Design CicFilter, start of the top module:
module CicFilter
#(
	parameter N = 4,	 
	parameter M = 1,	 
	parameter InDataWidth	=	14,
	parameter OutDataWidth	=	32,
	parameter DecimCntWidth	=	7
)
(
	input Clk_i,
	input Rst_i,
	input [2:0]	DecimFactor_i,
	input [InDataWidth-1:0] Data_i,
	input DataNd_i,
	output [OutDataWidth-1:0] Data_o,
	output DataValid_o
);
Size in the first run: ~3000 cells after synthesis, ~400 flip-flops, ~27000 um^2 of cells after synthesis.
Settings: LEC_CHECK=0, ABC_AREA=0, CAP_MARGIN=20, CELL_PAD_IN_SITES_GLOBAL_PLACEMENT=1, CORE_ASPECT_RATIO=1.2, CORE_MARGIN=4, CORE_UTILIZATION=40, CTS_CLUSTER_DIAMETER=53, GPL_ROUTABILITY_DRIVEN=0, MIN_ROUTING_LAYER=met1, PLACE_DENSITY_LB_ADDON=0.2, SLEW_MARGIN=30, TNS_END_PERCENT=25; clock period 6.45 ns.
run.sh (not shown) runs the stock make flow with config.mk's settings and CLKGATE_MAP_FILE=.
The starting point completed with no timing, DRC or antenna violations.
Next try:
ABC_AREA = unset   (was 0)
CELL_PAD_IN_SITES_GLOBAL_PLACEMENT = unset   (was 1)
CORE_ASPECT_RATIO = unset   (was 1.2)
CORE_MARGIN = 2   (was 4)
CORE_UTILIZATION = 66   (was 40)
CTS_CLUSTER_DIAMETER = unset   (was 53)
GPL_ROUTABILITY_DRIVEN = unset   (was 0)
MIN_ROUTING_LAYER = unset   (was met1)
PLACE_DENSITY_LB_ADDON = unset   (was 0.2)
SLEW_MARGIN = 20   (was 30)
TNS_END_PERCENT = unset   (was 25)
clock period = 3.6 ns   (was 6.45 ns; I/O delays follow)
The new run completed without violations.
Count of clock-buffer cells in the layout went down by 4.
Non-clock buffer count climbs by 17.
Cell count falls by roughly a tenth.
Routed wire length is higher by a few percent.
Cell area went down by a few percent.
Die area goes down by well over a third.
Next try:
CORE_UTILIZATION = 72   (was 66)
CTS_CLUSTER_DIAMETER = 352   (was unset)
CTS_CLUSTER_SIZE = 22   (was unset)
PLACE_DENSITY_LB_ADDON = 0.28   (was unset)
SETUP_SLACK_MARGIN = 0.47   (was unset)
clock period = 3.04 ns   (was 3.6 ns; I/O delays follow)
With this change the flow stopped in global routing (GRT-0232).
Area after synthesis does not change.
Synthesized cell count stays the same.
Die size fell by 8.2%.
Next try:
CORE_UTILIZATION = 21   (was 72)
CTS_CLUSTER_DIAMETER = unset   (was 352)
CTS_CLUSTER_SIZE = unset   (was 22)
PLACE_DENSITY_LB_ADDON = unset   (was 0.28)
SETUP_SLACK_MARGIN = unset   (was 0.47)
SLEW_MARGIN = 25   (was 20)
clock period = 4.0 ns   (was 3.04 ns; I/O delays follow)
Effect: With this change the flow finished with timing, DRC and antenna clean. Die area went up to 3.4 times its value. Synthesized cell count does not change. Synthesized area stays the same.
Next try:
CORE_UTILIZATION = 40   (was 21)
SLEW_MARGIN = 20   (was 25)
clock period = 3.6 ns   (was 4.0 ns; I/O delays follow)
=>
- non-clock buffer count went up by 18
- cell area went down by about 2.5%
- hold slack is worse by 0.012 ns
- setup slack is worse by 0.31 ns
Next try:
CORE_UTILIZATION = 72   (was 40)
PLACE_DENSITY = 0.35   (was unset)
SETUP_SLACK_MARGIN = 0.87   (was unset)
clock period = 2.92 ns   (was 3.6 ns; I/O delays follow)
Outcome: With this change the flow died in global routing; synthesized cell count does not change; die size decreases by 44%; area after synthesis does not change.

* * *

run 1:
CicFilter again, from the RTL that the note above started with.
clock: 2.92 ns
lec_check: 0
cap_margin: 20
core_margin: 2
core_utilization: 72
place_density: 0.35
setup_slack_margin: 0.86
slew_margin: 20
The log for run 1 ends in global routing with error GRT-0232, so the run never completed.
Input changes introduced in run 2 (baseline for comparison: run 1):
diff --git a/flow/config.mk b/flow/config.mk
--- a/flow/config.mk
+++ b/flow/config.mk
@@ -9,5 +9,6 @@
 export CORE_MARGIN = 2
 export CORE_UTILIZATION = 72
-export PLACE_DENSITY = 0.35
-export SETUP_SLACK_MARGIN = 0.86
+export CTS_CLUSTER_DIAMETER = 358
+export CTS_CLUSTER_SIZE = 22
+export HOLD_SLACK_MARGIN = -0.07
 export SLEW_MARGIN = 20
==> flow/constraint.sdc <==
create_clock -name core_clock -period 2.88 [get_ports {Clk_i}]
set_input_delay 0.5760 -clock core_clock [delete_from_list [all_inputs] [get_ports {Clk_i}]]
set_output_delay 0.5760 -clock core_clock [all_outputs]
set_load 0.01 [all_outputs]
Post-placement setup slack was lower in the run labelled run 2.
In run 2 the implementation ran to completion but is not tape-out ready, as the final checks report negative setup slack.
Between run 2 and run 1, the core area does not differ in any meaningful way.
Run 2 against run 1; number of gates given a new drive strength after cts is down by more than half.
Re synthesis area per yosys: no difference whatsoever between run 1 and run 2.
~same multiplexer share of the synthesized area in run 2 and run 1
Re number of sinks handled by clock tree synthesis: no difference whatsoever between run 2 and run 1.
CTS buffer count: higher on run 1
Compared with run 1, run 2 shows a number of cells after detailed placement that is about 3% higher.
Placed instance area: lower on run 2
The async set-or-reset flop fraction in the synthesized netlist of run 1 and that of run 2 are within noise of each other.
Input changes introduced in run 3 (baseline for comparison: run 2):
diff --git a/flow/config.mk b/flow/config.mk
--- a/flow/config.mk
+++ b/flow/config.mk
@@ -9,6 +9,4 @@
 export CORE_MARGIN = 2
 export CORE_UTILIZATION = 72
-export CTS_CLUSTER_DIAMETER = 358
-export CTS_CLUSTER_SIZE = 22
-export HOLD_SLACK_MARGIN = -0.07
+export SETUP_SLACK_MARGIN = -0.14
 export SLEW_MARGIN = 20
==> flow/constraint.sdc <==
create_clock -name core_clock -period 1.54 [get_ports {Clk_i}]
set_input_delay 0.3080 -clock core_clock [delete_from_list [all_inputs] [get_ports {Clk_i}]]
set_output_delay 0.3080 -clock core_clock [all_outputs]
set_load 0.01 [all_outputs]
==> results <==
- Changes observed in run 3 relative to run 2: number of buffer cells added on primary ports essentially unchanged; worst slack at placement decreased by 980 ps relative to the old numbers; placed cell count now larger; post-place instance area up 20%.
- Number of nets produced by synthesis came out exactly the same in run 3 and run 2.
- Comparing run 3 against run 2, there is no change at all in area fraction in full adders, half adders and majority gates.
- Seen in the log of run 3: DPL-0038 during clock tree synthesis, after which the run never completed.
> inputs changed (run 3 -> run 4)
diff --git a/flow/config.mk b/flow/config.mk
--- a/flow/config.mk
+++ b/flow/config.mk
@@ -9,4 +9,4 @@
 export CORE_MARGIN = 2
 export CORE_UTILIZATION = 72
-export SETUP_SLACK_MARGIN = -0.14
+export CTS_CLUSTER_SIZE = 22
 export SLEW_MARGIN = 20
==> flow/constraint.sdc <==
create_clock -name core_clock -period 3.04 [get_ports {Clk_i}]
set_input_delay 0.6080 -clock core_clock [delete_from_list [all_inputs] [get_ports {Clk_i}]]
set_output_delay 0.6080 -clock core_clock [all_outputs]
set_load 0.01 [all_outputs]
==> results <==
- In run 4 the implementation ran to completion but is not tape-out ready, as the final checks report negative setup slack.
- Number of instances in the synthesized netlist came out exactly the same in run 3 and run 4.
- Diff run 3..run 4 | mux cell area share after synthesis | unchanged
- ~same post-synthesis cell area in run 3 and run 4
- As of run 4, half-perimeter wire length after detailed placement had fallen by more than a quarter compared to run 3.
- Delta (run 4 minus run 3): core box area roughly the same; share of synthesized cell area in full adder, half adder and majority cells has remained practically unchanged; number of instances in the placed design moved down.
- Going from run 3 to run 4, final weighted congestion in routability-driven placement shrank by 0.044, pre-CTS setup slack grew by 1140 ps.

* * *

Starting RTL as in the previous note.
## CicFilter
module CicFilter
#(
	parameter N = 4,	 
	parameter M = 1,	 
	parameter InDataWidth	=	14,
	parameter OutDataWidth	=	32,
	parameter DecimCntWidth	=	7
)
(
	input Clk_i,
	input Rst_i,
	input [2:0]	DecimFactor_i,
	input [InDataWidth-1:0] Data_i,
	input DataNd_i,
	output [OutDataWidth-1:0] Data_o,
	output DataValid_o
);
	localparam	ExtendBitNum	=	OutDataWidth-InDataWidth;
	wire	[OutDataWidth-1:0]	adcExtData	=	{{ExtendBitNum{Data_i[InDataWidth-1]}},Data_i};
	wire	[OutDataWidth-1:0]	inData	[N-1:0];
	wire	[OutDataWidth-1:0]	intFilteredData	[N-1:0];
	wire	intFilteredDataValid	[N-1:0];
	wire	intDataVal	[N-1:0];
	wire	[OutDataWidth-1:0]	decimIntData;
	wire	decimIntDataValid;
	wire	[OutDataWidth-1:0]	combFilteredData	[N-1:0];
	wire	[OutDataWidth-1:0]	combInData	[N-1:0];
	wire	combDataVal	[N-1:0];
	wire	combFilteredDataVal	[N-1:0];
	assign	Data_o	=	combFilteredData[N-1];
	assign	DataValid_o	=	combFilteredDataVal[N-1];
genvar i,j;
generate 
	for (i=0; i<N; i=i+1)	begin: IntFilterGen
		assign	inData	[i]		=	(i==0)?adcExtData:intFilteredData[i-1];
		assign	intDataVal[i]	=	(i==0)?DataNd_i:intFilteredDataValid[i-1];
		IntFilterBlock 
		#(	
			.OutDataWidth	(OutDataWidth)
		)
		IntFilterBlock
		(
			.Clk_i			(Clk_i),
			.Rst_i			(Rst_i),
			.Data_i			(inData[i]),
			.DataNd_i		(intDataVal[i]),
			.Data_o			(intFilteredData[i]),
			.DataValid_o	(intFilteredDataValid[i])
		);
	end	
	DecimBlock
	#(	
		.OutDataWidth	(OutDataWidth),
		.DecimCntWidth	(DecimCntWidth)
	)
	DecimBlock
	(
		.Clk_i			(Clk_i),
		.Rst_i			(Rst_i),
		.DecimFactor_i	(DecimFactor_i),
		.Data_i			(intFilteredData[N-1]),
		.DataVal_i		(intFilteredDataValid[N-1]),
		.Data_o			(decimIntData),
		.DataVal_o		(decimIntDataValid)
	);
	for (j=0; j<N; j=j+1)	begin: CombFilterGen
		assign	combInData	[j]	=	(j==0)?decimIntData:combFilteredData[j-1];
  ...
Settings: LEC_CHECK=0, CAP_MARGIN=20, CORE_MARGIN=2, CORE_UTILIZATION=72, PLACE_DENSITY=0.35, SETUP_SLACK_MARGIN=0.84, SLEW_MARGIN=20; clock period 2.92 ns.
The baseline died in 5_1_grt, error GRT-0232.
Rerun with:
Settings changed: CTS_CLUSTER_DIAMETER from default to 395, CTS_CLUSTER_SIZE from default to 14, PLACE_DENSITY 0.35 to default, PLACE_DENSITY_LB_ADDON from default to 0.24, SETUP_SLACK_MARGIN 0.84 to -0.14.
Clock period 2.92 ns to 1.54 ns, I/O delays scaled along.
After rerunning: The changed run died in 4_1_cts on DPL-0038. Synthesized area is unchanged. Die size stays the same. Synthesized cell count is unchanged.
Rerun with:
Settings changed: CORE_UTILIZATION 72 to 40, CTS_CLUSTER_DIAMETER 395 to default, CTS_CLUSTER_SIZE 14 to default, PLACE_DENSITY_LB_ADDON 0.24 to default, SETUP_SLACK_MARGIN -0.14 to default.
Clock period 1.54 ns to 4.0 ns, I/O delays scaled along.
With this change the flow completed with no timing, DRC or antenna violations; synthesized cell count is unchanged; die size went up by about 80%; synthesized area does not change.

* * *

CicFilter again, from the RTL that the note above started with.
// CicFilter
module CicFilter
#(
	parameter N = 4,	 
	parameter M = 1,	 
	parameter InDataWidth	=	14,
	parameter OutDataWidth	=	32,
	parameter DecimCntWidth	=	7
)
(
	input Clk_i,
	input Rst_i,
	input [2:0]	DecimFactor_i,
	input [InDataWidth-1:0] Data_i,
	input DataNd_i,
	output [OutDataWidth-1:0] Data_o,
	output DataValid_o
);
clock: 2.0 ns
lec_check: 0
abc_area: 1
cap_margin: 5
cell_pad_in_sites_detail_placement: 0
core_aspect_ratio: 1.09
core_margin: 2
core_utilization: 72
cts_cluster_diameter: 325
cts_cluster_size: 15
gpl_routability_driven: 1
hold_slack_margin: 0.29
max_routing_layer: met5
min_routing_layer: met1
setup_slack_margin: -0.07
slew_margin: 20
tns_end_percent: 90
The first run finished with setup timing left.
Then changed:
Settings changed: ABC_AREA 1 to default, CAP_MARGIN 5 to 20, CELL_PAD_IN_SITES_DETAIL_PLACEMENT 0 to default, CORE_ASPECT_RATIO 1.09 to default, CTS_CLUSTER_DIAMETER 325 to default, CTS_CLUSTER_SIZE 15 to default, GPL_ROUTABILITY_DRIVEN 1 to default, HOLD_SLACK_MARGIN 0.29 to default, MAX_ROUTING_LAYER met5 to default, MIN_ROUTING_LAYER met1 to default, PLACE_DENSITY from default to 0.35, SETUP_SLACK_MARGIN -0.07 to 0.83, TNS_END_PERCENT 90 to default.
Clock period 2.0 ns to 2.92 ns, I/O delays scaled along.
What happened: With this change the flow ended with an error in 5_1_grt on GRT-0232; synthesized area goes down by 17%; die area goes down by 17%; synthesized cell count goes down by 42%.
Then changed:
Settings changed: CORE_UTILIZATION 72 to 68, CTS_CLUSTER_DIAMETER from default to 302, PLACE_DENSITY 0.35 to default, SETUP_SLACK_MARGIN 0.83 to default.
Clock period 2.92 ns to 2.01 ns, I/O delays scaled along.
This time the run failed in 4_1_cts, error DPL-0038.
Die area rises by 5.8%.
Synthesized cell count stays the same.
Area after synthesis stays the same.

* * *

Setup of job 3994:
CicFilter again, from the RTL that the note above started with.
make LEC_CHECK=0 CAP_MARGIN=20 CELL_PAD_IN_SITES_GLOBAL_PLACEMENT=1 CORE_MARGIN=8 CORE_UTILIZATION=21 CTS_CLUSTER_SIZE=47 GPL_TIMING_DRIVEN=0 HOLD_SLACK_MARGIN=0.2 MIN_ROUTING_LAYER=met2 SLEW_MARGIN=25 finish   # period 4.0 ns
Layout checks on job 3994: not met. Flow itself completed; violations: DRC.
Modified inputs, job 9362 compared to job 3994
# job 3994
export LEC_CHECK = 0
export CAP_MARGIN = 20
export CELL_PAD_IN_SITES_GLOBAL_PLACEMENT = 1
export CORE_MARGIN = 8
export CORE_UTILIZATION = 21
export CTS_CLUSTER_SIZE = 47
export GPL_TIMING_DRIVEN = 0
export HOLD_SLACK_MARGIN = 0.2
export MIN_ROUTING_LAYER = met2
export SLEW_MARGIN = 25
create_clock -name core_clock -period 4.0 [get_ports {Clk_i}]
# job 9362
export LEC_CHECK = 0
export CAP_MARGIN = 20
export CELL_PAD_IN_SITES_GLOBAL_PLACEMENT = 3
export CORE_MARGIN = 2
export CORE_UTILIZATION = 40
export MIN_ROUTING_LAYER = met1
export PLACE_DENSITY_LB_ADDON = 0.1
export SLEW_MARGIN = 30
create_clock -name core_clock -period 4.0 [get_ports {Clk_i}]
--- outcome ---
Job 9362: full flow OK, the timing, DRC and antenna checks passed
Job 3994 -> job 9362: sequential cell area in the final layout flat
Job 9362 ends up with a number of vias per cell after detailed routing that is about 15% lower than in job 3994.
Per the comparison of job 9362 with job 3994, met1 layer wirelength in the final routing moved up; number of global-route vias before repair down 12200.
Job 9362 reports its critical path capture point as CombFilterGen[1].CombFilterBlock.sumResult[26] while job 3994 reports IntFilterGen[2].IntFilterBlock.outAcc[30].
Re cell area: job 9362 and job 3994 aren't equal, and the lower value belongs to job 9362.
The following lists how job 5527 was set up differently from job 9362:
# job 9362
export LEC_CHECK = 0
export CAP_MARGIN = 20
export CELL_PAD_IN_SITES_GLOBAL_PLACEMENT = 3
export CORE_MARGIN = 2
export CORE_UTILIZATION = 40
export MIN_ROUTING_LAYER = met1
export PLACE_DENSITY_LB_ADDON = 0.1
export SLEW_MARGIN = 30
create_clock -name core_clock -period 4.0 [get_ports {Clk_i}]
# job 5527
export LEC_CHECK = 0
export CAP_MARGIN = 20
export CORE_MARGIN = 2
export CORE_UTILIZATION = 72
export CTS_CLUSTER_DIAMETER = 356
export SETUP_SLACK_MARGIN = -0.27
export SLEW_MARGIN = 20
create_clock -name core_clock -period 2.75 [get_ports {Clk_i}]
[summary]
- FAIL job 5527 @ global routing: tool exited with error
- The CTS buffer count in job 5527 sits 6 below the value recorded for job 9362.
- Diff job 9362 -> job 5527: maximum root-to-sink buffer count about even; number of different library cells in the post-synthesis netlist held; half-perimeter wire length after detailed placement shows an increase of about 7%.
- Changes observed in job 5527 relative to job 9362: final weighted congestion in routability-driven placement +7.9%; die area now smaller; CTS sink count now sits at about the same level.
